File: design/flow/design.v
module Decoder (
input  wire [1:0] IN ,
output reg  [3:0] OUT
);
always @(*)
  begin
  OUT = 4'b0000 ;
    case (IN)
     2'b00 : OUT = 4'b0001 ;
     2'b01 : OUT = 4'b0010 ;          
     2'b10 : OUT = 4'b0100 ;     
     2'b11 : OUT = 4'b1000 ;     
   endcase
 end 
 endmodule
module ARITHMETIC_UNIT 
#( parameter IN_DATA_WIDTH = 16,
             OUT_DATA_WIDTH = 16
)
(
input  wire [IN_DATA_WIDTH-1:0]   A   ,
input  wire [IN_DATA_WIDTH-1:0]   B   ,
input  wire [1:0]                 ALU_FUNC ,
input  wire                       CLK ,
input  wire                       Arith_enable ,
output reg                        Carry_OUT,
output reg [OUT_DATA_WIDTH-1:0]   Arith_OUT,
output reg                        Arith_Flag
);
reg [OUT_DATA_WIDTH-1:0]  Arith_OUT_comb  ;
reg                       Arith_Flag_comb ;
wire                      Carry_OUT_comb  ;
always @ (posedge CLK)
 begin 
   Arith_OUT <= Arith_OUT_comb ;
   Carry_OUT <= Carry_OUT_comb ;
   Arith_Flag <= Arith_Flag_comb ;
	end
always @ (*)
 begin 
    Arith_OUT_comb = 1'b0 ;
    Arith_Flag_comb = 1'b0 ;
	if(Arith_enable)
      case (ALU_FUNC)
      2'b00 : begin
              Arith_OUT_comb = A + B ;
              Arith_Flag_comb = 1'b1 ;              
		      end
      2'b01 : begin
              Arith_OUT_comb = A - B ;
              Arith_Flag_comb = 1'b1 ;           
		      end
      2'b10 : begin
              Arith_OUT_comb = A * B ;
              Arith_Flag_comb = 1'b1 ;           
		      end
      2'b11 : begin
              Arith_OUT_comb = (B == 0) ? {IN_DATA_WIDTH{1'b1}} : A / B ;   
              Arith_Flag_comb = 1'b1 ;           
		      end
      endcase
	else
	 begin
      Arith_OUT_comb = 'b0 ;
      Arith_Flag_comb = 1'b0 ;
     end
 end
assign Carry_OUT_comb = Arith_OUT_comb [IN_DATA_WIDTH] ;
 endmodule
module LOGIC_UNIT 
#( parameter IN_DATA_WIDTH = 16 ,
             OUT_DATA_WIDTH = 16
)
(
input  wire [IN_DATA_WIDTH-1:0]  A   ,
input  wire [IN_DATA_WIDTH-1:0]  B   ,
input  wire [1:0]                ALU_FUNC ,
input  wire                      CLK ,
input  wire                      Logic_enable ,
output reg [OUT_DATA_WIDTH-1:0]  Logic_OUT,
output reg                       Logic_Flag
);
reg [OUT_DATA_WIDTH-1:0]  Logic_OUT_comb  ;
reg                       Logic_Flag_comb ;
always @ (posedge CLK)
 begin 
   Logic_OUT  <= Logic_OUT_comb ;
   Logic_Flag <= Logic_Flag_comb ;
	end
always @ (*)
 begin 
    Logic_OUT_comb = 1'b0 ;
    Logic_Flag_comb = 1'b0 ;
	if(Logic_enable)
      case (ALU_FUNC)
      2'b00 : begin
              Logic_OUT_comb = A & B ;
              Logic_Flag_comb = 1'b1 ;              
		      end
      2'b01 : begin
              Logic_OUT_comb = A | B ;
              Logic_Flag_comb = 1'b1 ;           
		      end
      2'b10 : begin
              Logic_OUT_comb = ~(A & B) ;
              Logic_Flag_comb = 1'b1 ;           
		      end
      2'b11 : begin
              Logic_OUT_comb = ~(A | B) ;
              Logic_Flag_comb = 1'b1 ;           
		      end
      endcase
	else
	 begin
      Logic_OUT_comb = 1'b0 ;
      Logic_Flag_comb = 1'b0 ;
     end
 end
 endmodule
module SHIFT_UNIT 
#( parameter IN_DATA_WIDTH = 16 ,
             OUT_DATA_WIDTH = 16
)
(
input  wire [IN_DATA_WIDTH-1:0]  A   ,
input  wire [IN_DATA_WIDTH-1:0]  B   ,
input  wire [1:0]                ALU_FUNC ,
input  wire                      CLK ,
input  wire                      Shift_enable ,
output reg  [OUT_DATA_WIDTH-1:0] Shift_OUT,
output reg                       Shift_Flag
);
reg [OUT_DATA_WIDTH-1:0]  Shift_OUT_comb  ;
reg                       Shift_Flag_comb ;
always @ (posedge CLK)
 begin 
   Shift_OUT  <= Shift_OUT_comb ;
   Shift_Flag <= Shift_Flag_comb ;
	end
always @ (*)
 begin 
    Shift_OUT_comb = 1'b0 ;
    Shift_Flag_comb = 1'b0 ;
	if(Shift_enable)
      case (ALU_FUNC)
      2'b00 : begin
              Shift_OUT_comb = A >> 1  ;
              Shift_Flag_comb = 1'b1 ;              
		      end
      2'b01 : begin
              Shift_OUT_comb = A << 1 ;
              Shift_Flag_comb = 1'b1 ;           
		      end
      2'b10 : begin
              Shift_OUT_comb = B >> 1 ;
              Shift_Flag_comb = 1'b1 ;           
		      end
      2'b11 : begin
              Shift_OUT_comb = B << 1 ;
              Shift_Flag_comb = 1'b1 ;           
		      end
      endcase
	else
	 begin
      Shift_OUT_comb = 1'b0 ;
      Shift_Flag_comb = 1'b0 ;
     end
 end
 endmodule
module CMP_UNIT 
#( parameter IN_DATA_WIDTH  = 16,
             OUT_DATA_WIDTH = 16
)
(
input  wire [IN_DATA_WIDTH-1:0]   A   ,
input  wire [IN_DATA_WIDTH-1:0]   B   ,
input  wire [1:0]                 ALU_FUNC ,
input  wire                       CLK ,
input  wire                       CMP_enable ,
output reg  [OUT_DATA_WIDTH-1:0]  CMP_OUT ,
output reg                        CMP_Flag
);
reg [OUT_DATA_WIDTH-1:0]  CMP_OUT_comb  ;
reg                       CMP_Flag_comb ;
always @ (posedge CLK)
 begin 
   CMP_OUT  <= CMP_OUT_comb ;
   CMP_Flag <= CMP_Flag_comb ;
	end
always @ (*)
 begin 
    CMP_OUT_comb = 1'b0 ;
    CMP_Flag_comb = 1'b0 ;
	if(CMP_enable)
      case (ALU_FUNC)
      2'b00 : begin
              CMP_OUT_comb = 'b0  ;
              CMP_Flag_comb = 1'b1 ;              
		      end
      2'b01 : begin
              CMP_Flag_comb = 1'b1 ;  
              if (A==B)
                CMP_OUT_comb = 'b1;
              else
                CMP_OUT_comb = 'b0;			  
		      end
      2'b10 : begin
              CMP_Flag_comb = 1'b1 ;  
              if (A>B)
                CMP_OUT_comb = 'b10;
              else
                CMP_OUT_comb = 'b0;			  
		      end
      2'b11 : begin
              CMP_Flag_comb = 1'b1 ; 
              if (A<B)
                CMP_OUT_comb = 'b11;
              else
                CMP_OUT_comb = 'b0;			  
		      end
      endcase
	else
	 begin
      CMP_OUT_comb = 'b0 ;
      CMP_Flag_comb = 1'b0 ;
     end
 end
 endmodule
module ALU_TOP 
#( parameter OP_DATA_WIDTH = 16 ,
             Arith_OUT_WIDTH = OP_DATA_WIDTH + OP_DATA_WIDTH ,            
             Logic_OUT_WIDTH = OP_DATA_WIDTH ,
             Shift_OUT_WIDTH = OP_DATA_WIDTH ,
             CMP_OUT_WIDTH = 3 
)
(
input  wire [OP_DATA_WIDTH-1:0]    A   ,
input  wire [OP_DATA_WIDTH-1:0]    B   ,
input  wire [3:0]                  ALU_FUNC ,
input  wire                        CLK ,
output wire [Arith_OUT_WIDTH-1:0]  Arith_OUT,
output wire                        Carry_OUT,
output wire                        Arith_Flag,
output wire [Logic_OUT_WIDTH-1:0]  Logic_OUT,
output wire                        Logic_Flag,
output wire [Shift_OUT_WIDTH-1:0]  Shift_OUT,
output wire                        Shift_Flag,
output wire [CMP_OUT_WIDTH-1:0]    CMP_OUT,
output wire                        CMP_Flag
);
wire                  CMP_enable ;
wire                  Shift_enable ;
wire                  Logic_enable ;
wire                  Arith_enable ;
Decoder U0 (
.IN(ALU_FUNC[3:2]),
.OUT({Shift_enable,CMP_enable,Logic_enable,Arith_enable})
);
ARITHMETIC_UNIT # ( .IN_DATA_WIDTH(OP_DATA_WIDTH), .OUT_DATA_WIDTH(Arith_OUT_WIDTH)) U0_ARITHMETIC_UNIT (
.A(A),
.B(B),
.ALU_FUNC(ALU_FUNC[1:0]),
.CLK(CLK),
.Arith_enable(Arith_enable),
.Arith_OUT(Arith_OUT),
.Carry_OUT(Carry_OUT),
.Arith_Flag(Arith_Flag)
);
LOGIC_UNIT # ( .IN_DATA_WIDTH(OP_DATA_WIDTH), .OUT_DATA_WIDTH(Logic_OUT_WIDTH)) U0_LOGIC_UNIT (
.A(A),
.B(B),
.ALU_FUNC(ALU_FUNC[1:0]),
.CLK(CLK),
.Logic_enable(Logic_enable),
.Logic_OUT(Logic_OUT),
.Logic_Flag(Logic_Flag)
);
SHIFT_UNIT # ( .IN_DATA_WIDTH(OP_DATA_WIDTH), .OUT_DATA_WIDTH(Shift_OUT_WIDTH)) U0_SHIFT_UNIT (
.A(A),
.B(B),
.ALU_FUNC(ALU_FUNC[1:0]),
.CLK(CLK),
.Shift_enable(Shift_enable),
.Shift_OUT(Shift_OUT),
.Shift_Flag(Shift_Flag)
);
CMP_UNIT # ( .IN_DATA_WIDTH(OP_DATA_WIDTH), .OUT_DATA_WIDTH(CMP_OUT_WIDTH)) U0_CMP_UNIT (
.A(A),
.B(B),
.ALU_FUNC(ALU_FUNC[1:0]),
.CLK(CLK),
.CMP_enable(CMP_enable),
.CMP_OUT(CMP_OUT),
.CMP_Flag(CMP_Flag)
);
endmodule
File: design/flow/run.sh
#!/bin/bash
# the make line also repeats each setting of config.mk as NAME=value (left out here)
make -C /OpenROAD-flow-scripts/flow DESIGN_CONFIG=/design/flow/config.mk WORK_HOME=/design/flow/orfs CLKGATE_MAP_FILE= finish
File: design/flow/config.mk
export PLATFORM = sky130hd
export DESIGN_NAME = ALU_TOP
export DESIGN_NICKNAME = ALU_TOP
export VERILOG_FILES = /design/flow/design.v
export SDC_FILE = /design/flow/constraint.sdc
export NUM_CORES = 4
export LEC_CHECK = 0
export CAP_MARGIN = 20
export CORE_MARGIN = 2
export CORE_UTILIZATION = 70
export CTS_CLUSTER_DIAMETER = 112
export CTS_CLUSTER_SIZE = 38
export MAX_ROUTING_LAYER = met4
export MIN_ROUTING_LAYER = met1
export SETUP_SLACK_MARGIN = 0.1
export SLEW_MARGIN = 20
export TNS_END_PERCENT = 80
File: design/flow/constraint.sdc
create_clock -name core_clock -period 94.9 [get_ports {CLK}]
set_input_delay 18.9800 -clock core_clock [delete_from_list [all_inputs] [get_ports {CLK}]]
set_output_delay 18.9800 -clock core_clock [all_outputs]
set_load 0.01 [all_outputs]
==> Changelog: implementation, run 1 <==
## Implementation

* Area grow syn2layout at 21.1%
* Fin. Hold Viols at 0
* First-pass GRT wire length at 184,000 µm
* Final hold slack at 19.17 ns
* Grt met1 use at 56.0%
* Crit Path Max Fanout at 11
* CP endpoint: U0_ARITHMETIC_UNIT.Arith_OUT[0]
* Chip area at 50,200 µm²
* Post-DR vias/cell at 6.87
* Simple-Gate Area Share at 22.4%
* CORE AREA at 47,700 µm²
* CP delay by family, top: AND-OR/OR-AND gates
* Cell type with the largest total area: ha_1
* Top cells by area: ha_1, fa_1, nor2_1, nand2_1, o21a_1
* Global route hottest layer: met2
* Unique cell types at 129
* Residual DRC at 0
* Critical Path End Type: flip-flop
* Met2 Usage GRT at 71.7%
* Detailed-route via count at 38,400
* Max-Cap Viols at 0
* Pre-antenna DRT Iters at 6
* GRT Total Usage at 46.9%
* CP Launch Point: B[10]
* Gate Area at 32,600 µm²
* Rows at 80
* # fillers at 2,809
* Mapped cell area at 33,900 µm²
* Clock sink total at 70
* Tool warnings at 65
* WP buf/inv at 28
* FMAX at 10.3 MHz
* #FFs+latches synth at 70
* Max clock buf depth at 2
* Final Max Slew Viols at 0
* Root Buffer: clkbuf_16
* Die H at 224 µm
* Post-synth EDFFs at 0
* Number of CTS-inserted buffers at 9
* M3 GR Usage at 11.0%
* Top logic family: adder cells
* Worst slew pin tran at 1.23 ns
* Vias in the first global route at 35,800
* Setup Crit Path Kind: input pin to flip-flop
* CP dominant cell by count: o21a_1
* CTS H-Tree Depth at 3
* Worst hold-check path type: input pin to flip-flop
* Yosys cell count at 4,529
* Grt total ovfl at 0
* Worst Path Arrival at 97.29 ns
* Per-cell routed wire length at 22.4 µm
* Startpoint types: input pin
* Die Width at 224 µm
* Xor+xnor area frac at 6.01%
* Synth mux share at 4.67%
* I/O pin count at 109
* Yosys Warn Count at 5
* # hold bufs at CTS at 0
* IO Port Bufs at 107
* Adder-Cell Fraction of Synth Area at 31.7%
* Outcome: failed layout checks
* Crit path time final at 97.06 ns
* Flop area at 1400 µm²
* Number of nets in the layout at 5,745
* Hold depth at 3
* Crit path max-delay cell type: a2111oi_1
* Top cells by count: ha_1, nor2_1, nand2_1, inv_1, a21oi_1
* Worst path depth at 424
* Slew margin rel. at 17.4%
* Layout Check Fails: negative setup slack
* DP Worst Slack at -2.15 ns
* RSZ-0062 raised after global routing: yes
* DR iter-0 viols at 4,608
* Min-Delay Endpoint: U0_ARITHMETIC_UNIT.Arith_OUT[11]
* DRT antenna net count at 0
* Share of the synthesized area in the top cell type at 20.1%
* Yosys aoi share at 25.0%
* Hold Crit Start: ALU_FUNC[1]
* Syn_area_per_cell at 7.49 µm²
* Largest net degree at the start of global routing at 48
* Post-Route WL at 125,000 µm
* Final Setup Violations at 1
* Yosys stat area at 33,900 µm²
* Setup ws final at -2.16 ns
* GPL Wtd Cong at 1.05
* Dominant Register Cell: dfxtp_1
* Synthesized instance count at 4,529
* Fin crit share at 102%
* Fp_density at 71.0%
* CTS tree: done
* CP peak stage delay at 0.63 ns
* Sequential-to-total area share from yosys stat at 4.13%
* Final HPWL DP at 86,400 µm
* Top-count cell post-synth: ha_1
* Initial antenna violation count at 7
* WP data required at 95.13 ns
* CTS clk-pin slew, worst paths at 0.07 ns
* Async S/R FF share, synth at 0%
-- cell type report --
cell class | count | area share (%)
multi-input combinational | 3957 | 79.4
timing repair buffer | 569 | 11.3
sequential | 70 | 3.41
inverter | 359 | 3.32
tap | 615 | 1.87
clock buffer | 9 | 0.549
clock inverter | 7 | 0.158
antenna | 8 | 0.0488
-- routing by layer --
layer | vias up | part of all wire, %
met2 | 2793 | 42
met4 | 0 | 8.6
met1 | 17500 | 37
met3 | 963 | 13
met5 | - | 0
li1 | 17100 | -
-- what timing repair did --
item	in CTS	in global routing
buffers inserted	93	56
endpoints found under the setup margin	1	2
pin swaps	109	114
gates resized	125	132
hold endpoints to repair	0	0
gates cloned	2	2
-- per-stage QoR --
stage	util, %	area (µm²)	TNS [ns]	instances
5_1_grt	86.0	41100	-9.57	5594
3_3_place_gp	80.3	38400	-0.373	5417
2_1_floorplan	-	35200	-3.00	4545
6_report	86.0	41100	-2.16	5594
3_5_place_dp	80.3	38400	-2.15	5417
4_1_cts	83.7	40000	0	5528
==> run 2, diff against run 1 <==
Settings changed: CELL_PAD_IN_SITES_DETAIL_PLACEMENT from default to 2, CORE_ASPECT_RATIO from default to 1.53, CORE_MARGIN 2 to 6, CORE_UTILIZATION 70 to 52, CTS_CLUSTER_DIAMETER 112 to 129, CTS_CLUSTER_SIZE 38 to default, GPL_TIMING_DRIVEN from default to 0, MAX_ROUTING_LAYER met4 to default, MIN_ROUTING_LAYER met1 to default, PLACE_DENSITY from default to 0.55, SETUP_SLACK_MARGIN 0.1 to default, TNS_END_PERCENT 80 to 90.
Clock period 94.9 ns to 105.0 ns, I/O delays scaled along.
==> run 2 against run 1 <==
  * The run now fails in detailed placement (3_5_place_dp)
  * Area after synthesis unchanged
  * Synthesized cell count unchanged
  * Die size up 43%
==> Changelog: implementation, run 2 <==
### Implementation results

* Xor+xnor area frac at 6.01% (unchanged)
* Share of the synthesized area in the top cell type at 20.1% (unchanged)
* Mapped cell area at 33,900 µm² (unchanged)
* Chip area at 71,600 µm² (+43%)
* Sequential-to-total area share from yosys stat at 4.13% (unchanged)
* Err: [ERROR DPL-0033] detailed placement checks failed during check placement.
* Yosys Warn Count at 5 (unchanged)
* Die H at 328 µm (+46%)
* Outcome: did not finish
* Yosys cell count at 4,529 (unchanged)
* Yosys stat area at 33,900 µm² (unchanged)
* Unique cell types at 129 (unchanged)
* Top cells by count: ha_1, nor2_1, nand2_1, inv_1, a21oi_1
* Post-synth EDFFs at 0 (unchanged)
* CORE AREA at 64,300 µm² (+35%)
* Fp_density at 52.7% (-18 points)
* #FFs+latches synth at 70 (unchanged)
* GPL Wtd Cong at 0.944 (-9.7%)
* Yosys aoi share at 25.0% (unchanged)
* IO Port Bufs at 106 (-0.93%)
* Synthesized instance count at 4,529 (unchanged)
* Dominant Register Cell: dfxtp_1
* Die Width at 218 µm (-2.5%)
* Top logic family: adder cells
* Failed at: detailed placement (3_5_place_dp)
* Syn_area_per_cell at 7.49 µm² (unchanged)
* Top cells by area: ha_1, fa_1, nor2_1, nand2_1, o21a_1
* Adder-Cell Fraction of Synth Area at 31.7% (unchanged)
* Top-count cell post-synth: ha_1
* Rows at 115 (+44%)
* Simple-Gate Area Share at 22.4% (unchanged)
* Async S/R FF share, synth at 0% (unchanged)
* Cell type with the largest total area: ha_1
* I/O pin count at 109 (unchanged)
* Synth mux share at 4.67% (unchanged)
-- run 2: metrics by stage --
step | setup TNS [ns] | hold WS (ns) | instance area [µm²] | instances
floorplan | 0 | 21.09 | 34200 | 4545
global placement | -53.26 | 21.69 | 36300 | 5470
==> run 3, diff against run 2 <==
Settings changed: ABC_AREA from default to 1, CELL_PAD_IN_SITES_DETAIL_PLACEMENT 2 to default, CORE_ASPECT_RATIO 1.53 to default, CORE_MARGIN 6 to 2, CORE_UTILIZATION 52 to 64, CTS_CLUSTER_DIAMETER 129 to 247, CTS_CLUSTER_SIZE from default to 99, GPL_TIMING_DRIVEN 0 to default, PLACE_DENSITY 0.55 to 0.39, TNS_END_PERCENT 90 to 10.
Clock period 105.0 ns to 62.6 ns, I/O delays scaled along.
==> run 3 against run 2 <==
  * The flow stops in global routing (5_1_grt)
  * Area after synthesis up 5.7%
  * Synthesized cell count grew 25%
  * Die size fell by 19%
==> Changelog: implementation, run 3 <==
### Implementation results

* Sequential-to-total area share from yosys stat at 3.91% (-0.22 points)
* Async S/R FF share, synth at 0% (unchanged)
* # hold bufs at CTS at 0
* Top cells by count: nand2_1, inv_1, ha_1, a21oi_1, o21ai_0
* Yosys stat area at 35,900 µm² (+5.7%)
* Placed insts at 7,765
* Xor+xnor area frac at 7.57% (+1.6 points)
* I/O pin count at 109 (unchanged)
* IO Port Bufs at 107 (+0.94%)
* #FFs+latches synth at 70 (unchanged)
* Unique cell types at 69 (-47%)
* Rows at 86 (-25%)
* Err: [ERROR GRT-0232] Routing congestion too high. Check the congestion heatmap in the GUI.
* Adder-Cell Fraction of Synth Area at 30.0% (-1.8 points)
* DP Worst Slack at -23.35 ns
* Simple-Gate Area Share at 28.2% (+5.8 points)
* Grt total ovfl at 9,071
* Outcome: did not finish
* Number of CTS-inserted buffers at 9
* Yosys Warn Count at 5 (unchanged)
* Top-count cell post-synth: nand2_1
* Root Buffer: clkbuf_16
* Yosys cell count at 5,677 (+25%)
* Clock sink total at 70
* Dominant Register Cell: dfxtp_1
* Post-synth EDFFs at 0 (unchanged)
* CORE AREA at 55,200 µm² (-14%)
* Die H at 241 µm (-27%)
* Share of the synthesized area in the top cell type at 19.0% (-1.1 points)
* Chip area at 57,900 µm² (-19%)
* Max clock buf depth at 2
* Synthesized instance count at 5,677 (+25%)
* GPL Wtd Cong at 1.01 (+7.3%)
* Final HPWL DP at 106,000 µm
* Mapped cell area at 35,900 µm² (+5.7%)
* Failed at: global routing (5_1_grt)
* Cell type with the largest total area: ha_1
* Top logic family: adder cells
* GRT Total Usage at 114%
* CTS H-Tree Depth at 3
* Syn_area_per_cell at 6.32 µm² (-16%)
* Yosys aoi share at 16.4% (-8.6 points)
* Synth mux share at 0.0279% (-4.6 points)
* Die Width at 241 µm (+10%)
* Fp_density at 65.0% (+12 points)
* Top cells by area: ha_1, nand2_1, fa_1, inv_1, a21oi_1
## run 3: what timing repair did
item | CTS
pin swaps | 156
gates resized | 185
setup buffers | 140
setup endpoints to repair | 8
gates cloned | 4
## run 3: stage by stage
stage                     utilization, %  cell area, µm²
after floorplan                        -           36800
after CTS                           90.8           50100
after detailed placement            87.2           48100
after global placement              87.2           48100
## run 3: per-layer routing
layer / GRT overflow / global-route usage, %
met1: 202 / 92.6
met2: 7495 / 165
met3: 204 / 82.5
met4: 1147 / 120
met5: 23 / 62.1
==> run 4, diff against run 3 <==
Settings changed: ABC_AREA 1 to 0, CORE_ASPECT_RATIO from default to 0.97, CORE_MARGIN 2 to 5, CORE_UTILIZATION 64 to 38, CTS_CLUSTER_DIAMETER 247 to default, CTS_CLUSTER_SIZE 99 to 49, GPL_ROUTABILITY_DRIVEN from default to 0, MIN_ROUTING_LAYER from default to met1, PLACE_DENSITY 0.39 to default, PLACE_DENSITY_LB_ADDON from default to 0.29, SETUP_SLACK_MARGIN from default to 5.0, TNS_END_PERCENT 10 to default.
Clock period 62.6 ns to 69.7 ns, I/O delays scaled along.
==> run 4 against run 3 <==
  * The layout now fails its checks (negative setup slack)
  * Die size increased by 65%
  * Area after synthesis is 5.4% lower
  * Synthesized cell count decreased by 20%
==> Changelog: implementation, run 4 <==
## Implementation

* Outcome: failed layout checks
* Layout Check Fails: negative setup slack
* Residual DRC at 0
* GRT Total Usage at 27.7%
* Chip area at 95,300 µm² (+65%)
* CP dominant cell by count: o21a_1
* Dominant Register Cell: dfxtp_1
* I/O pin count at 109 (unchanged)
* First-pass GRT wire length at 216,000 µm
* RSZ-0062 raised after global routing: yes
* Top cells by area: ha_1, fa_1, nor2_1, nand2_1, o21a_1
* # fillers at 7,613
* Top logic family: adder cells
* Hold depth at 3
* Grt total ovfl at 0
* Worst path depth at 435
* Yosys Warn Count at 5 (unchanged)
* Adder-Cell Fraction of Synth Area at 31.7% (+1.8 points)
* DP Worst Slack at -21.46 ns (+1.89 ns)
* Xor+xnor area frac at 6.01% (-1.6 points)
* Share of the synthesized area in the top cell type at 20.1% (+1.1 points)
* Crit Path Max Fanout at 8
* Crit path time final at 89.34 ns
* CTS tree: done
* Die H at 304 µm (+26%)
* Synth mux share at 4.67% (+4.6 points)
* Max clock buf depth at 2 (unchanged)
* Startpoint types: input pin
* Vias in the first global route at 40,100
* Yosys stat area at 33,900 µm² (-5.4%)
* CTS clk-pin slew, worst paths at 0.09 ns
* Mapped cell area at 33,900 µm² (-5.4%)
* Async S/R FF share, synth at 0% (unchanged)
* Initial antenna violation count at 5
* FMAX at 11.2 MHz
* CP delay by family, top: AND-OR/OR-AND gates
* Worst hold-check path type: input pin to flip-flop
* Setup Crit Path Kind: input pin to flip-flop
* Tool warnings at 64
* WP buf/inv at 76
* Slew margin rel. at 25.1%
* IO Port Bufs at 107 (unchanged)
* Worst slew pin tran at 1.12 ns
* Post-DR vias/cell at 5.62
* CORE AREA at 89,100 µm² (+61%)
* Finished layout cell area at 52,600 µm²
* Top-count cell post-synth: ha_1
* Final Max Slew Viols at 0
* Pre-antenna DRT Iters at 6
* Detailed-route via count at 41,700
* Sequential-to-total area share from yosys stat at 4.13% (+0.22 points)
* Die Width at 313 µm (+30%)
* Number of nets in the layout at 7,036
* Rows at 108 (+26%)
* Top cells by count: ha_1, nor2_1, nand2_1, inv_1, a21oi_1
* Post-synth EDFFs at 0 (unchanged)
* Area grow syn2layout at 55.1%
* Hold Crit Start: ALU_FUNC[1]
* Crit path max-delay cell type: or4_4
* CP Launch Point: B[10]
* Syn_area_per_cell at 7.49 µm² (+19%)
* Post-DP Area at 47,300 µm² (-1.8%)
* Synthesized instance count at 4,529 (-20%)
* DRT antenna net count at 0
* Max-Cap Viols at 0
* Final Setup Violations at 6
* #FFs+latches synth at 70 (unchanged)
* Post-Route WL at 142,000 µm
* CTS H-Tree Depth at 3 (unchanged)
* CP peak stage delay at 0.55 ns
* WP data required at 69.97 ns
* CP endpoint: U0_ARITHMETIC_UNIT.Arith_OUT[0]
* Setup ws final at -19.64 ns
* Fin crit share at 128%
* Cell type with the largest total area: ha_1
* Number of CTS-inserted buffers at 9 (unchanged)
* Final HPWL DP at 104,000 µm (-2.0%)
* Worst Path Arrival at 89.61 ns
* Yosys aoi share at 25.0% (+8.6 points)
* Unique cell types at 129 (+87%)
* Largest net degree at the start of global routing at 60
* # hold bufs at CTS at 0 (unchanged)
* DR iter-0 viols at 3,134
* Simple-Gate Area Share at 22.4% (-5.8 points)
* Min-Delay Endpoint: U0_ARITHMETIC_UNIT.Arith_OUT[11]
* Fp_density at 38.1% (-27 points)
* Fin. Hold Viols at 0
* Per-cell routed wire length at 19.1 µm
* Finished Core Util at 59.1%
* Critical Path End Type: flip-flop
* Clock sink total at 70 (unchanged)
* Yosys cell count at 4,529 (-20%)
* Root Buffer: clkbuf_16
run 4: final cells by class:
class	instances	area [µm²]	share of cell area (%)
inverters	359	1360	2.59
diodes	2	5.00	0.00951
well taps	1155	1450	2.75
clock inverters	7	86.3	0.164
flip-flops and latches	70	1400	2.66
repair buffers	1861	14500	27.5
multi-input cells	3956	33600	63.8
clock buffers	9	225	0.428
run 4: metrics by stage:
step                setup TNS, ns  hold slack [ns]  instances
floorplan                  -83.33            14.03       4545
global placement           -66.09            14.41       7019
detailed placement         -75.72            14.41       7019
CTS                        -57.90            14.00       7321
global route               -82.11            14.03       7417
finish                     -66.65            14.01       7419
run 4: metal layers:
layer,vias to the layer above,part of all wire [%],GRT usage [%]
met4,2,4.0,8.45
met5,-,0.0085,0
met1,19800,43,37.8
met3,395,8.7,4.75
met2,1778,44,44.7
li1,19700,-,-
run 4: repair_timing:
| item | in CTS | in global routing |
|---|---|---|
| setup endpoints to repair | 7 | 8 |
| cloned | 3 | 0 |
| pin swaps | 147 | 162 |
| resized | 227 | 225 |
| setup buffers | 283 | 96 |
==> run 5, diff against run 4 <==
Settings changed: ABC_AREA 0 to 1, CAP_MARGIN 20 to 25, CELL_PAD_IN_SITES_DETAIL_PLACEMENT from default to 0, CELL_PAD_IN_SITES_GLOBAL_PLACEMENT from default to 2, CORE_ASPECT_RATIO 0.97 to 0.67, CORE_MARGIN 5 to 9, CORE_UTILIZATION 38 to 47, CTS_CLUSTER_SIZE 49 to default, GPL_ROUTABILITY_DRIVEN 0 to default, HOLD_SLACK_MARGIN from default to 0.2, MAX_ROUTING_LAYER from default to met4, PLACE_DENSITY_LB_ADDON 0.29 to 0.22.
Clock period 69.7 ns to 85.8 ns, I/O delays scaled along.
==> run 5 against run 4 <==
  * The layout still fails its checks (negative setup slack)
  * Die size shrank 9.0%
  * Sequential share of layout area fell by 0.16 points
  * Synthesized cell count is 25% higher
  * Area after synthesis rose by 5.7%
  * Largest cell class unchanged
  * Critical path type unchanged
  * Critical endpoint unchanged
==> Changelog: implementation, run 5 <==
## Implementation

* Grt total ovfl at 0 (unchanged)
* Sequential-to-total area share from yosys stat at 3.91% (-0.22 points)
* Fp_density at 47.7% (+9.6 points)
* Chip area at 86,800 µm² (-9.0%)
* Crit Path Max Fanout at 20 (+12)
* Area grow syn2layout at 56.0%
* Finished layout cell area at 56,000 µm² (+6.4%)
* Largest net degree at the start of global routing at 33 (-45%)
* Root Buffer: clkbuf_16
* Crit path time final at 89.58 ns
* Worst path depth at 629 (+45%)
* First-pass GRT wire length at 229,000 µm (+5.8%)
* Post-DP Area at 48,700 µm² (+2.9%)
* #FFs+latches synth at 70 (unchanged)
* Die Width at 355 µm (+13%)
* Layout Check Fails: negative setup slack
* WP data required at 86.06 ns (+16.09 ns)
* Post-DR vias/cell at 5.31 (-5.4%)
* Async S/R FF share, synth at 0% (unchanged)
* Unique cell types at 69 (-47%)
* Adder-Cell Fraction of Synth Area at 30.0% (-1.8 points)
* Synthesized instance count at 5,677 (+25%)
* Yosys cell count at 5,677 (+25%)
* Xor+xnor area frac at 7.57% (+1.6 points)
* Synth mux share at 0.0279% (-4.6 points)
* Top cells by area: ha_1, nand2_1, fa_1, inv_1, a21oi_1
* CORE AREA at 75,200 µm² (-16%)
* Top logic family: adder cells
* Fin. Hold Viols at 0 (unchanged)
* Post-Route WL at 158,000 µm (+12%)
* CP peak stage delay at 0.36 ns (-0.19 ns)
* Final Max Slew Viols at 0 (unchanged)
* DR iter-0 viols at 4,457 (+42%)
* Mapped cell area at 35,900 µm² (+5.7%)
* Setup Crit Path Kind: input pin to flip-flop
* Startpoint types: input pin
* Syn_area_per_cell at 6.32 µm² (-16%)
* Hold depth at 3 (unchanged)
* RSZ-0062 raised after global routing: yes
* Worst hold-check path type: input pin to flip-flop
* CTS tree: done
* Detailed-route via count at 45,500 (+9.2%)
* Die H at 244 µm (-20%)
* Yosys stat area at 35,900 µm² (+5.7%)
* Fin crit share at 104% (-24 points)
* Max clock buf depth at 2 (unchanged)
* Share of the synthesized area in the top cell type at 19.0% (-1.1 points)
* Crit path max-delay cell type: a211oi_2
* Tool warnings at 66 (+3.1%)
* Per-cell routed wire length at 18.5 µm (-3.4%)
* GPL Wtd Cong at 1.01
* Slew margin rel. at 28.5% (+3.5 points)
* Max-Cap Viols at 0 (unchanged)
* FMAX at 11.2 MHz
* Dominant Register Cell: dfxtp_1
* Final HPWL DP at 111,000 µm (+7.1%)
* Setup ws final at -3.78 ns (+15.87 ns)
* DP Worst Slack at -5.05 ns (+16.41 ns)
* Top cells by count: nand2_1, inv_1, ha_1, a21oi_1, o21ai_0
* Clock sink total at 70 (unchanged)
* Hold Crit Start: ALU_FUNC[3]
* Worst Path Arrival at 89.84 ns (+0.23 ns)
* Critical Path End Type: flip-flop
* Worst slew pin tran at 1.06 ns (-0.0630 ns)
* DRT antenna net count at 0 (unchanged)
* WP buf/inv at 160 (+110%)
* CP Launch Point: B[0]
* GRT Total Usage at 33.4% (+5.8 points)
* Post-synth EDFFs at 0 (unchanged)
* Residual DRC at 0 (unchanged)
* Initial antenna violation count at 5 (unchanged)
* CP endpoint: U0_ARITHMETIC_UNIT.Arith_OUT[0]
* Simple-Gate Area Share at 28.2% (+5.8 points)
* I/O pin count at 109 (unchanged)
* IO Port Bufs at 107 (unchanged)
* Number of nets in the layout at 8,328 (+18%)
* Pre-antenna DRT Iters at 6 (unchanged)
* Vias in the first global route at 41,700 (+4.0%)
* Cell type with the largest total area: ha_1
* Top-count cell post-synth: nand2_1
* CTS H-Tree Depth at 3 (unchanged)
* Yosys Warn Count at 5 (unchanged)
* Number of CTS-inserted buffers at 9 (unchanged)
* CTS clk-pin slew, worst paths at 0.07 ns (-0.02 ns)
* Min-Delay Endpoint: U0_CMP_UNIT.CMP_Flag
* CP delay by family, top: AND-OR/OR-AND gates
* Yosys aoi share at 16.4% (-8.6 points)
* Final Setup Violations at 2 (-4)
* Outcome: failed layout checks
* CP dominant cell by count: a21oi_2
* Rows at 82 (-24%)
## run 5: layer usage
| layer | global-route usage (%) | share of wire (%) | vias to the layer above |
|---|---|---|---|
| li1 | - | - | 21900 |
| met1 | 47.5 | 44 | 21000 |
| met2 | 47.5 | 41 | 2149 |
| met3 | 7.66 | 11 | 456 |
| met4 | 7.50 | 3.6 | 0 |
| met5 | - | 0 | - |
## run 5: what timing repair did
action | in CTS | in global routing
pin swaps | 192 | 501
endpoints found under the setup margin | 4 | 5
gates resized | 183 | 608
cloned | 8 | 2
buffers inserted | 329 | 188
hold buffers | 0 | 0
## run 5: through the flow
step	std cells	utilization, %	hold slack [ns]	TNS, ns
detailed placement	8017	64.7	17.82	-8.83
global placement	8017	64.7	17.81	-2.32
CTS	8370	69.5	17.42	-1.02
global route	8567	74.4	17.45	-18.97
floorplan	5693	-	17.24	-11.63
finish	8568	74.4	17.42	-5.83
## run 5: final cells by class
class | instances | area (µm²)
sequential | 70 | 1400
clock buffer | 9 | 225
multi-input combinational | 4352 | 32900
tap | 1008 | 1260
timing repair buffer | 2019 | 15800
timing repair inverter | 3 | 23.8
fill | 5813 | 19200
antenna | 6 | 15.0
inverter | 1094 | 4230
clock inverter | 7 | 105
==> run 6, diff against run 5 <==
Settings changed: ABC_AREA 1 to default, CAP_MARGIN 25 to 20, CELL_PAD_IN_SITES_DETAIL_PLACEMENT 0 to default, CELL_PAD_IN_SITES_GLOBAL_PLACEMENT 2 to default, CORE_ASPECT_RATIO 0.67 to default, CORE_MARGIN 9 to 2, CORE_UTILIZATION 47 to 70, CTS_CLUSTER_DIAMETER from default to 354, CTS_CLUSTER_SIZE from default to 32, HOLD_SLACK_MARGIN 0.2 to default, MIN_ROUTING_LAYER met1 to default, PLACE_DENSITY_LB_ADDON 0.22 to default, SETUP_SLACK_MARGIN 5.0 to default, TNS_END_PERCENT from default to 5.
Clock period 85.8 ns to 93.0 ns, I/O delays scaled along.
==> run 6 against run 5 <==
  * The run now fails in global routing (5_1_grt)
  * Die size down 42%
  * Synthesized cell count down 20%
  * Area after synthesis shrank 5.4%
==> Changelog: implementation, run 6 <==
### Implementation results

* Outcome: did not finish
* Failed at: global routing (5_1_grt)
* Err: [ERROR GRT-0116] Global routing finished with congestion. Check the congestion regions in the DRC Viewer.
* Yosys aoi share at 25.0% (+8.6 points)
* Placed insts at 5,982 (-25%)
* Top cells by count: ha_1, nor2_1, nand2_1, inv_1, a21oi_1
* CTS H-Tree Depth at 3 (unchanged)
* Clock sink total at 70 (unchanged)
* Final HPWL DP at 100,000 µm (-9.5%)
* Rows at 80 (-2.4%)
* Synth mux share at 4.67% (+4.6 points)
* Async S/R FF share, synth at 0% (unchanged)
* Unique cell types at 129 (+87%)
* CORE AREA at 47,700 µm² (-37%)
* Xor+xnor area frac at 6.01% (-1.6 points)
* Top-count cell post-synth: ha_1
* Yosys cell count at 4,529 (-20%)
* #FFs+latches synth at 70 (unchanged)
* I/O pin count at 109 (unchanged)
* GRT Total Usage at 69.5%
* Cell type with the largest total area: ha_1
* Top logic family: adder cells
* Mapped cell area at 33,900 µm² (-5.4%)
* Chip area at 50,200 µm² (-42%)
* Adder-Cell Fraction of Synth Area at 31.7% (+1.8 points)
* Root Buffer: clkbuf_16
* Number of CTS-inserted buffers at 9 (unchanged)
* Die Width at 224 µm (-37%)
* Max clock buf depth at 2 (unchanged)
* Post-DP Area at 42,500 µm² (-13%)
* Top cells by area: ha_1, fa_1, nor2_1, nand2_1, o21a_1
* Yosys Warn Count at 5 (unchanged)
* Die H at 224 µm (-8.2%)
* IO Port Bufs at 107 (unchanged)
* Share of the synthesized area in the top cell type at 20.1% (+1.1 points)
* Grt total ovfl at 47
* Fp_density at 71.0% (+23 points)
* GPL Wtd Cong at 1.06 (+4.8%)
* Yosys stat area at 33,900 µm² (-5.4%)
* Syn_area_per_cell at 7.49 µm² (+19%)
* Post-synth EDFFs at 0 (unchanged)
* Simple-Gate Area Share at 22.4% (-5.8 points)
* Synthesized instance count at 4,529 (-20%)
* Sequential-to-total area share from yosys stat at 4.13% (+0.22 points)
* Dominant Register Cell: dfxtp_1
[run 6: repair_timing]
| action | in CTS |
|---|---|
| hold buffers | 0 |
| resized | 114 |
| endpoints found under the setup margin | 2 |
| buffers inserted | 88 |
| pin swaps | 95 |
[run 6: metal layers]
layer  GRT usage [%]  overflow
met5               -         -
met4            61.0        21
met3            48.1         0
met2            89.2        23
met1            70.1         3
[run 6: through the flow]
step / worst slack, ns / hold slack [ns]
after floorplan: -4.65 / 18.69
after global placement: -0.309 / 19.08
after detailed placement: -3.75 / 19.09
after CTS: -1.70 / 18.74
==> run 7, diff against run 6 <==
Settings changed: CORE_UTILIZATION 70 to 69, TNS_END_PERCENT 5 to default.
Clock period 93.0 ns to 92.8 ns, I/O delays scaled along.
==> run 7 against run 6 <==
  * The run again fails in global routing (5_1_grt)
  * Synthesized cell count unchanged
  * Area after synthesis unchanged
  * Die size up 1.4%
==> Changelog: implementation, run 7 <==
### Implementation results

* Yosys Warn Count at 5 (unchanged)
* Rows at 81 (+1.3%)
* Simple-Gate Area Share at 22.4% (unchanged)
* Synthesized instance count at 4,529 (unchanged)
* GPL Wtd Cong at 1.07 (+0.86%)
* Share of the synthesized area in the top cell type at 20.1% (unchanged)
* Top-count cell post-synth: ha_1
* #FFs+latches synth at 70 (unchanged)
* Synth mux share at 4.67% (unchanged)
* CTS H-Tree Depth at 3 (unchanged)
* Final HPWL DP at 102,000 µm (+1.2%)
* Cell type with the largest total area: ha_1
* Unique cell types at 129 (unchanged)
* Syn_area_per_cell at 7.49 µm² (unchanged)
* Fp_density at 69.6% (-1.5 points)
* Top logic family: adder cells
* Outcome: did not finish
* Max clock buf depth at 2 (unchanged)
* Top cells by count: ha_1, nor2_1, nand2_1, inv_1, a21oi_1
* GRT Total Usage at 65.5%
* Adder-Cell Fraction of Synth Area at 31.7% (unchanged)
* CORE AREA at 48,700 µm² (+2.1%)
* Number of CTS-inserted buffers at 9 (unchanged)
* Yosys aoi share at 25.0% (unchanged)
* Clock sink total at 70 (unchanged)
* Yosys stat area at 33,900 µm² (unchanged)
* Mapped cell area at 33,900 µm² (unchanged)
* Root Buffer: clkbuf_16
* Sequential-to-total area share from yosys stat at 4.13% (unchanged)
* Top cells by area: ha_1, fa_1, nor2_1, nand2_1, o21a_1
* Post-synth EDFFs at 0 (unchanged)
* Dominant Register Cell: dfxtp_1
* IO Port Bufs at 107 (unchanged)
* Xor+xnor area frac at 6.01% (unchanged)
* Err: [ERROR GRT-0116] Global routing finished with congestion. Check the congestion regions in the DRC Viewer.
* Async S/R FF share, synth at 0% (unchanged)
* Grt total ovfl at 12
* Chip area at 50,900 µm² (+1.4%)
* Post-DP Area at 43,000 µm² (+1.2%)
* Yosys cell count at 4,529 (unchanged)
* Die Width at 226 µm (+0.71%)
* Failed at: global routing (5_1_grt)
* I/O pin count at 109 (unchanged)
* DP Worst Slack at -3.63 ns (+0.124 ns)
* Die H at 226 µm (+0.71%)
run 7: timing repair:
action / CTS
gates resized: 124
setup buffers: 66
hold buffers: 0
endpoints found under the hold margin: 0
setup endpoints to repair: 2
cloned: 1
pin swaps: 101
run 7: routing by layer:
| metal | GRT overflow | GRT usage, % |
|---|---|---|
| met1 | 0 | 66.6 |
| met3 | 1 | 40.3 |
| met2 | 3 | 86.9 |
| met5 | - | - |
| met4 | 8 | 57.8 |
run 7: through the flow:
step / utilization [%] / instances
floorplan: - / 4545
global placement: 88.2 / 6078
detailed placement: 88.2 / 6078
CTS: 91.1 / 6161
==> run 8, diff against run 7 <==
Settings changed: ABC_AREA from default to 1, CORE_UTILIZATION 69 to 68, CTS_CLUSTER_DIAMETER 354 to default, CTS_CLUSTER_SIZE 32 to 99, MAX_ROUTING_LAYER met4 to default.
Clock period 92.8 ns to 97.8 ns, I/O delays scaled along.
==> run 8 against run 7 <==
  * Now clean on timing, DRC and antenna
  * Die size rose by 7.2%
  * Synthesized cell count rose by 25%
  * Area after synthesis rose by 5.7%
==> Changelog: implementation, run 8 <==
## Implementation

* Max clock buf depth at 2 (unchanged)
* Worst path depth at 638
* Top cells by count: nand2_1, inv_1, ha_1, a21oi_1, o21ai_0
* RSZ-0062 raised after global routing: yes
* Area grow syn2layout at 16.9%
* Unique cell types at 69 (-47%)
* # fillers at 3,915
* Crit path max-delay cell type: ha_1
* Fp_density at 68.5% (-1.1 points)
* DRT antenna net count at 0
* Yosys stat area at 35,900 µm² (+5.7%)
* Yosys Warn Count at 5 (unchanged)
* Flop area at 1400 µm²
* Max-Cap Viols at 0
* Grt total ovfl at 0
* Top-count cell post-synth: nand2_1
* Top logic family: adder cells
* Number of CTS-inserted buffers at 9 (unchanged)
* Per-cell routed wire length at 18.5 µm
* Worst hold-check path type: input pin to flip-flop
* Hold Crit Start: A[12]
* Pre-antenna DRT Iters at 9
* I/O pin count at 109 (unchanged)
* Async S/R FF share, synth at 0% (unchanged)
* Setup Crit Path Kind: input pin to flip-flop
* DP Worst Slack at -2.97 ns (+0.660 ns)
* CTS tree: done
* Yosys aoi share at 16.4% (-8.6 points)
* Hold depth at 5
* WP buf/inv at 146
* Mapped cell area at 35,900 µm² (+5.7%)
* Share of the synthesized area in the top cell type at 19.0% (-1.1 points)
* Yosys cell count at 5,677 (+25%)
* Detailed-route via count at 39,800
* DR iter-0 viols at 3,325
* CP endpoint: U0_ARITHMETIC_UNIT.Arith_OUT[0]
* Vias in the first global route at 36,200
* CORE AREA at 52,300 µm² (+7.4%)
* WP data required at 98.03 ns
* Crit Path Max Fanout at 8
* #FFs+latches synth at 70 (unchanged)
* Critical Path End Type: flip-flop
* Xor+xnor area frac at 7.57% (+1.6 points)
* Final hold slack at 19.83 ns
* Clock sink total at 70 (unchanged)
* Gate Area at 31,000 µm²
* Fin. Hold Viols at 0
* CP delay by family, top: AND-OR/OR-AND gates
* Top cells by area: ha_1, nand2_1, fa_1, inv_1, a21oi_1
* Cell type with the largest total area: ha_1
* Setup ws final at 3.12 ns
* IO Port Bufs at 107 (unchanged)
* Startpoint types: input pin
* Final Setup Violations at 0
* Fin crit share at 96.8%
* Post-Route WL at 124,000 µm
* Synthesized instance count at 5,677 (+25%)
* CP Launch Point: B[2]
* Tool warnings at 64
* Worst slew pin tran at 1.13 ns
* Synth mux share at 0.0279% (-4.6 points)
* GRT Total Usage at 42.1%
* Initial antenna violation count at 3
* Post-synth EDFFs at 0 (unchanged)
* Die H at 234 µm (+3.5%)
* CP dominant cell by count: nand2_1
* Sequential-to-total area share from yosys stat at 3.91% (-0.22 points)
* Die Width at 234 µm (+3.5%)
* Simple-Gate Area Share at 28.2% (+5.8 points)
* Root Buffer: clkbuf_16
* Outcome: timing/DRC/antenna clean
* Post-DR vias/cell at 5.92
* GPL Wtd Cong at 0.993 (-6.9%)
* CP peak stage delay at 0.34 ns
* Slew margin rel. at 24.7%
* Largest net degree at the start of global routing at 35
* Crit path time final at 94.68 ns
* First-pass GRT wire length at 183,000 µm
* Final Max Slew Viols at 0
* Chip area at 54,600 µm² (+7.2%)
* Worst Path Arrival at 94.91 ns
* CTS clk-pin slew, worst paths at 0.07 ns
* Residual DRC at 0
* CTS H-Tree Depth at 3 (unchanged)
* FMAX at 10.6 MHz
* Min-Delay Endpoint: U0_SHIFT_UNIT.Shift_OUT[13]
* Final HPWL DP at 90,200 µm (-11%)
* Rows at 84 (+3.7%)
* Syn_area_per_cell at 6.32 µm² (-16%)
* Adder-Cell Fraction of Synth Area at 30.0% (-1.8 points)
* Number of nets in the layout at 6,805
* Dominant Register Cell: dfxtp_1
## run 8: layout make-up
cell class / count / share of cell area [%]
antenna: 1 / 0.00597
clock buffer: 9 / 0.537
clock inverter: 7 / 0.152
inverter: 1094 / 9.99
multi-input combinational: 4356 / 74.0
sequential: 70 / 3.34
tap: 688 / 2.05
timing repair buffer: 487 / 9.77
timing repair inverter: 8 / 0.134
## run 8: layer usage
metal	track usage (%)	part of all wire (%)	vias to the layer above
li1	-	-	18800
met1	51.4	37	18100
met2	69.6	44	2183
met3	7.70	11	690
met4	24.1	7.8	2
met5	0	0.0064	-
## run 8: timing repair
action                                  in CTS  in global routing
hold endpoints to repair                     0                  0
endpoints found under the setup margin       2                  4
cloned                                       5                 10
buffers inserted                             7                148
resized                                     23                395
hold buffers                                 0                  0
pin swaps                                    5                226
## run 8: through the flow
step | util (%) | instances | setup TNS, ns | area [µm²]
after floorplan | - | 5693 | 0 | 36300
after global placement | 74.4 | 6532 | 0 | 38900
after detailed placement | 74.4 | 6532 | -4.29 | 38900
after CTS | 75.3 | 6560 | 0 | 39400
after global routing | 80.1 | 6719 | -4.12 | 41900
final | 80.1 | 6720 | 0 | 41900
==> run 9, diff against run 8 <==
Settings changed: ABC_AREA 1 to default, CORE_ASPECT_RATIO from default to 1.01, CORE_UTILIZATION 68 to 53, CTS_CLUSTER_DIAMETER from default to 218, CTS_CLUSTER_SIZE 99 to 100, SETUP_SLACK_MARGIN from default to -2.0, TNS_END_PERCENT from default to 35.
Clock period 97.8 ns to 105.0 ns, I/O delays scaled along.
==> run 9 against run 8 <==
  * Flip-flop count did not move
  * Die size increased by 21%
  * Worst setup slack worse by 0.18 ns
  * Core utilization shrank 19 points
  * Global-route usage down 7.5 points
  * Area after synthesis fell by 5.4%
  * Synthesized cell count down 20%
  * Critical path depth shrank 221
  * Critical endpoint unchanged
  * Cell count fell by 16%
  * First-iteration DRC count is 28% lower
  * Hold slack improved by 1.4 ns
==> Changelog: implementation, run 9 <==
## Implementation

* # fillers at 6,057 (+55%)
* Finished Core Util at 61.2% (-19 points)
* CP endpoint: U0_ARITHMETIC_UNIT.Arith_OUT[0]
* CP peak stage delay at 0.62 ns (+0.28 ns)
* Synth mux share at 4.67% (+4.6 points)
* Crit path max-delay cell type: or4_4
* Largest net degree at the start of global routing at 43 (+23%)
* Top-count cell post-synth: ha_1
* DR iter-0 viols at 2,378 (-28%)
* Clock sink total at 70 (unchanged)
* Startpoint types: input pin
* Tool warnings at 62 (-3.1%)
* Top cells by count: ha_1, nor2_1, nand2_1, inv_1, a21oi_1
* Top logic family: adder cells
* Max clock buf depth at 2 (unchanged)
* CP Launch Point: B[14]
* Final Setup Violations at 0 (unchanged)
* Setup ws final at 2.95 ns (-0.177 ns)
* Adder-Cell Fraction of Synth Area at 31.7% (+1.8 points)
* Die H at 258 µm (+11%)
* DRT antenna net count at 0 (unchanged)
* Dominant Register Cell: dfxtp_1
* WP buf/inv at 20 (-86%)
* WP data required at 105.20 ns (+7.17 ns)
* Cell type with the largest total area: ha_1
* CTS tree: done
* Yosys cell count at 4,529 (-20%)
* CP delay by family, top: AND-OR/OR-AND gates
* Fin. Hold Viols at 0 (unchanged)
* Hold depth at 3 (-2)
* IO Port Bufs at 107 (unchanged)
* Fin crit share at 97.2% (+0.39 points)
* Final HPWL DP at 91,900 µm (+1.9%)
* Per-cell routed wire length at 20.8 µm (+13%)
* Share of the synthesized area in the top cell type at 20.1% (+1.1 points)
* # hold bufs at CTS at 0 (unchanged)
* Number of CTS-inserted buffers at 9 (unchanged)
* Post-DR vias/cell at 6.07 (+2.6%)
* Worst Path Arrival at 102.25 ns (+7.34 ns)
* Fp_density at 53.4% (-15 points)
* Async S/R FF share, synth at 0% (unchanged)
* Post-Route WL at 118,000 µm (-5.2%)
* Setup Crit Path Kind: input pin to flip-flop
* Sequential-to-total area share from yosys stat at 4.13% (+0.22 points)
* Root Buffer: clkbuf_16
* CORE AREA at 63,500 µm² (+21%)
* Placed insts at 5,580 (-15%)
* Xor+xnor area frac at 6.01% (-1.6 points)
* Chip area at 66,000 µm² (+21%)
* FMAX at 9.80 MHz
* Top cells by area: ha_1, fa_1, nor2_1, nand2_1, o21a_1
* Die Width at 256 µm (+9.4%)
* GPL Wtd Cong at 0.969 (-2.4%)
* Worst path depth at 417 (-35%)
* Simple-Gate Area Share at 22.4% (-5.8 points)
* Detailed-route via count at 34,300 (-14%)
* Final Max Slew Viols at 0 (unchanged)
* Fin cells at 5,655 (-16%)
* Grt total ovfl at 0 (unchanged)
* Synthesized instance count at 4,529 (-20%)
* Worst slew pin tran at 1.19 ns (+0.0624 ns)
* Vias in the first global route at 32,200 (-11%)
* Yosys aoi share at 25.0% (+8.6 points)
* Syn_area_per_cell at 7.49 µm² (+19%)
* Crit Path Max Fanout at 24 (+16)
* #FFs+latches synth at 70 (unchanged)
* I/O pin count at 109 (unchanged)
* Pre-antenna DRT Iters at 6 (-3)
* CP dominant cell by count: o21a_1
* Area grow syn2layout at 14.6%
* Residual DRC at 0 (unchanged)
* First-pass GRT wire length at 183,000 µm (-0.15%)
* GRT Total Usage at 34.7% (-7.5 points)
* Min-Delay Endpoint: U0_CMP_UNIT.CMP_OUT[1]
* Critical Path End Type: flip-flop
* CTS clk-pin slew, worst paths at 0.06 ns (about the same)
* CTS H-Tree Depth at 3 (unchanged)
* Mapped cell area at 33,900 µm² (-5.4%)
* Rows at 93 (+11%)
* Hold Crit Start: ALU_FUNC[1]
* Worst hold-check path type: input pin to flip-flop
* DP Worst Slack at -2.04 ns (+0.932 ns)
* Max-Cap Viols at 0 (unchanged)
* Outcome: timing/DRC/antenna clean
* Yosys stat area at 33,900 µm² (-5.4%)
* TNS Setup at 0 ns (unchanged)
* Unique cell types at 129 (+87%)
* Post-synth EDFFs at 0 (unchanged)
* Initial antenna violation count at 2 (-1)
* Crit path time final at 102.05 ns
* Yosys Warn Count at 5 (unchanged)
* Slew margin rel. at 20.4% (-4.2 points)
* Number of nets in the layout at 5,573 (-18%)
==> run 9: cell type report <==
type	count	area (µm²)	area share, %
Clock buffer	11	243	0.624
Clock inverter	5	81.3	0.209
Timing Repair Buffer	397	3300	8.50
Inverter	359	1360	3.51
Multi-Input combinational cell	3957	31400	80.8
Antenna cell	1	2.50	0.00644
Sequential cell	70	1400	3.60
Tap cell	855	1070	2.75
==> run 9: routing by layer <==
metal / up-vias / track usage (%) / part of all wire [%]
met5: - / 0 / 0.015
met4: 2 / 10.7 / 3.6
met3: 214 / 4.88 / 6.8
met2: 1092 / 56.4 / 45
met1: 16200 / 47.6 / 45
li1: 16800 / - / -
==> run 9: through the flow <==
stage	area [µm²]	hold slack (ns)
2_1_floorplan	34100	21.09
3_3_place_gp	37300	21.55
3_5_place_dp	37300	21.57
4_1_cts	37600	21.20
5_1_grt	38900	21.23
6_report	38900	21.22
==> run 9: what timing repair did <==
| item | in CTS | in global routing |
|---|---|---|
| cloned | 0 | 2 |
| hold endpoints to repair | 0 | 0 |
| setup endpoints to repair | 1 | 2 |
| setup buffers | 0 | 60 |
| pin swaps | 0 | 42 |
| resized | 1 | 170 |
==> run 10, diff against run 9 <==
Settings changed: CORE_ASPECT_RATIO 1.01 to default, CORE_UTILIZATION 53 to 69, CTS_CLUSTER_DIAMETER 218 to 354, CTS_CLUSTER_SIZE 100 to 32, MAX_ROUTING_LAYER from default to met4, SETUP_SLACK_MARGIN -2.0 to default, TNS_END_PERCENT 35 to default.
Clock period 105.0 ns to 92.7 ns, I/O delays scaled along.
==> run 10 against run 9 <==
  * The flow now stops in global routing (5_1_grt)
  * Synthesized cell count unchanged
  * Area after synthesis unchanged
  * Die size down 23%
==> Changelog: implementation, run 10 <==
### Implementation results

* Simple-Gate Area Share at 22.4% (unchanged)
* Number of CTS-inserted buffers at 9 (unchanged)
* Rows at 81 (-13%)
* Async S/R FF share, synth at 0% (unchanged)
* Syn_area_per_cell at 7.49 µm² (unchanged)
* Fp_density at 69.6% (+16 points)
* Max clock buf depth at 2 (unchanged)
* Share of the synthesized area in the top cell type at 20.1% (unchanged)
* Err: [ERROR GRT-0116] Global routing finished with congestion. Check the congestion regions in the DRC Viewer.
* Post-synth EDFFs at 0 (unchanged)
* Synthesized instance count at 4,529 (unchanged)
* Adder-Cell Fraction of Synth Area at 31.7% (unchanged)
* Dominant Register Cell: dfxtp_1
* Top cells by area: ha_1, fa_1, nor2_1, nand2_1, o21a_1
* Cell type with the largest total area: ha_1
* Final HPWL DP at 102,000 µm (+11%)
* Die H at 226 µm (-13%)
* Root Buffer: clkbuf_16
* CTS H-Tree Depth at 3 (unchanged)
* Chip area at 50,900 µm² (-23%)
* Top cells by count: ha_1, nor2_1, nand2_1, inv_1, a21oi_1
* Unique cell types at 129 (unchanged)
* Failed at: global routing (5_1_grt)
* GPL Wtd Cong at 1.06 (+9.9%)
* Clock sink total at 70 (unchanged)
* #FFs+latches synth at 70 (unchanged)
* DP Worst Slack at -3.73 ns (-1.69 ns)
* I/O pin count at 109 (unchanged)
* Yosys aoi share at 25.0% (unchanged)
* Synth mux share at 4.67% (unchanged)
* Yosys cell count at 4,529 (unchanged)
* Yosys Warn Count at 5 (unchanged)
* Top logic family: adder cells
* Sequential-to-total area share from yosys stat at 4.13% (unchanged)
* IO Port Bufs at 107 (unchanged)
* Die Width at 226 µm (-12%)
* CORE AREA at 48,700 µm² (-23%)
* Grt total ovfl at 20
* # hold bufs at CTS at 0 (unchanged)
* Yosys stat area at 33,900 µm² (unchanged)
* GRT Total Usage at 73.9%
* Top-count cell post-synth: ha_1
* Outcome: did not finish
* Mapped cell area at 33,900 µm² (unchanged)
* Xor+xnor area frac at 6.01% (unchanged)
[run 10: per-stage QoR]
| stage | hold WS (ns) | cells | TNS, ns | area [µm²] |
|---|---|---|---|---|
| floorplan | 18.63 | 4545 | -6.52 | 35200 |
| CTS | 18.69 | 6252 | -1.83 | 45200 |
| detailed placement | 19.06 | 6100 | -4.60 | 43200 |
| global placement | 19.05 | 6100 | -0.700 | 43200 |
[run 10: routing by layer]
metal,overflow,track usage [%]
met1,0,73.5
met2,7,91.5
met3,0,54.2
met4,13,69.5
met5,-,-
[run 10: timing repair]
item / in CTS
cloned: 2
endpoints found under the hold margin: 0
gates resized: 147
pin swaps: 157
endpoints found under the setup margin: 2
buffers inserted: 135
==> run 11, diff against run 10 <==
Settings changed: CTS_CLUSTER_DIAMETER 354 to default, CTS_CLUSTER_SIZE 32 to 36, MAX_ROUTING_LAYER met4 to default.
Clock period 92.7 ns to 75.6 ns, I/O delays scaled along.
==> run 11 against run 10 <==
  * The flow stops in clock tree synthesis (4_1_cts)
  * Synthesized cell count did not move
  * Die size did not move
  * Area after synthesis did not move
==> Changelog: implementation, run 11 <==
### Implementation results

* Top cells by count: ha_1, nor2_1, nand2_1, inv_1, a21oi_1
* Outcome: did not finish
* Fp_density at 69.6% (unchanged)
* Xor+xnor area frac at 6.01% (unchanged)
* Sequential-to-total area share from yosys stat at 4.13% (unchanged)
* Unique cell types at 129 (unchanged)
* Top-count cell post-synth: ha_1
* Chip area at 50,900 µm² (unchanged)
* Yosys Warn Count at 5 (unchanged)
* Synth mux share at 4.67% (unchanged)
* CORE AREA at 48,700 µm² (unchanged)
* Yosys aoi share at 25.0% (unchanged)
* DP Worst Slack at -19.29 ns (-15.56 ns)
* Dominant Register Cell: dfxtp_1
* Err: [ERROR DPL-0038] Utilization greater than 100%, impossible to legalize
* Final HPWL DP at 125,000 µm (+22%)
* Mapped cell area at 33,900 µm² (unchanged)
* Adder-Cell Fraction of Synth Area at 31.7% (unchanged)
* Share of the synthesized area in the top cell type at 20.1% (unchanged)
* Die Width at 226 µm (unchanged)
* Cell type with the largest total area: ha_1
* Top cells by area: ha_1, fa_1, nor2_1, nand2_1, o21a_1
* Simple-Gate Area Share at 22.4% (unchanged)
* Async S/R FF share, synth at 0% (unchanged)
* Die H at 226 µm (unchanged)
* #FFs+latches synth at 70 (unchanged)
* Failed at: clock tree synthesis (4_1_cts)
* Yosys stat area at 33,900 µm² (unchanged)
* Post-DP Area at 46,100 µm² (+6.8%)
* IO Port Bufs at 107 (unchanged)
* Synthesized instance count at 4,529 (unchanged)
* Yosys cell count at 4,529 (unchanged)
* Rows at 81 (unchanged)
* GPL Wtd Cong at 1.08 (+1.7%)
* Top logic family: adder cells
* I/O pin count at 109 (unchanged)
* Syn_area_per_cell at 7.49 µm² (unchanged)
* Post-synth EDFFs at 0 (unchanged)
[run 11: metrics by stage]
step,std cells,util [%],setup TNS [ns]
floorplan,4545,-,-55.75
global placement,6464,94.6,-36.20
detailed placement,6464,94.6,-59.75
==> run 12, diff against run 11 <==
Settings changed: ABC_AREA from default to 1, CORE_UTILIZATION 69 to 70, CTS_CLUSTER_DIAMETER from default to 215, CTS_CLUSTER_SIZE 36 to 38, MAX_ROUTING_LAYER from default to met4, MIN_ROUTING_LAYER from default to met1, SETUP_SLACK_MARGIN from default to 0.1, TNS_END_PERCENT from default to 80.
Clock period 75.6 ns to 82.6 ns, I/O delays scaled along.
==> run 12 against run 11 <==
  * The run again fails in clock tree synthesis (4_1_cts)
  * Synthesized cell count grew 25%
  * Die size grew 4.2%
  * Area after synthesis grew 5.7%
==> Changelog: implementation, run 12 <==
### Implementation results

* CORE AREA at 50,400 µm² (+3.3%)
* Top-count cell post-synth: nand2_1
* IO Port Bufs at 107 (unchanged)
* GPL Wtd Cong at 1.11 (+2.4%)
* Sequential-to-total area share from yosys stat at 3.91% (-0.22 points)
* Simple-Gate Area Share at 28.2% (+5.8 points)
* Die H at 230 µm (+2.1%)
* Synthesized instance count at 5,677 (+25%)
* Top logic family: adder cells
* Yosys cell count at 5,677 (+25%)
* I/O pin count at 109 (unchanged)
* Cell type with the largest total area: ha_1
* Adder-Cell Fraction of Synth Area at 30.0% (-1.8 points)
* Unique cell types at 69 (-47%)
* Post-synth EDFFs at 0 (unchanged)
* Share of the synthesized area in the top cell type at 19.0% (-1.1 points)
* Mapped cell area at 35,900 µm² (+5.7%)
* Err: [ERROR DPL-0038] Utilization greater than 100%, impossible to legalize
* Top cells by count: nand2_1, inv_1, ha_1, a21oi_1, o21ai_0
* Syn_area_per_cell at 6.32 µm² (-16%)
* Yosys Warn Count at 5 (unchanged)
* Top cells by area: ha_1, nand2_1, fa_1, inv_1, a21oi_1
* Async S/R FF share, synth at 0% (unchanged)
* Outcome: did not finish
* Failed at: clock tree synthesis (4_1_cts)
* Dominant Register Cell: dfxtp_1
* Placed insts at 7,625 (+18%)
* Chip area at 53,100 µm² (+4.2%)
* Yosys aoi share at 16.4% (-8.6 points)
* Xor+xnor area frac at 7.57% (+1.6 points)
* Post-DP Area at 47,900 µm² (+3.8%)
* #FFs+latches synth at 70 (unchanged)
* Final HPWL DP at 131,000 µm (+4.9%)
* Die Width at 230 µm (+2.1%)
* Yosys stat area at 35,900 µm² (+5.7%)
* Rows at 82 (+1.2%)
* Synth mux share at 0.0279% (-4.6 points)
* Fp_density at 71.2% (+1.6 points)
run 12: through the flow:
step / utilization, % / setup WS [ns] / TNS, ns
after floorplan: - / -8.56 / -19.95
after global placement: 95.0 / -3.00 / -4.18
after detailed placement: 95.0 / -12.10 / -34.50
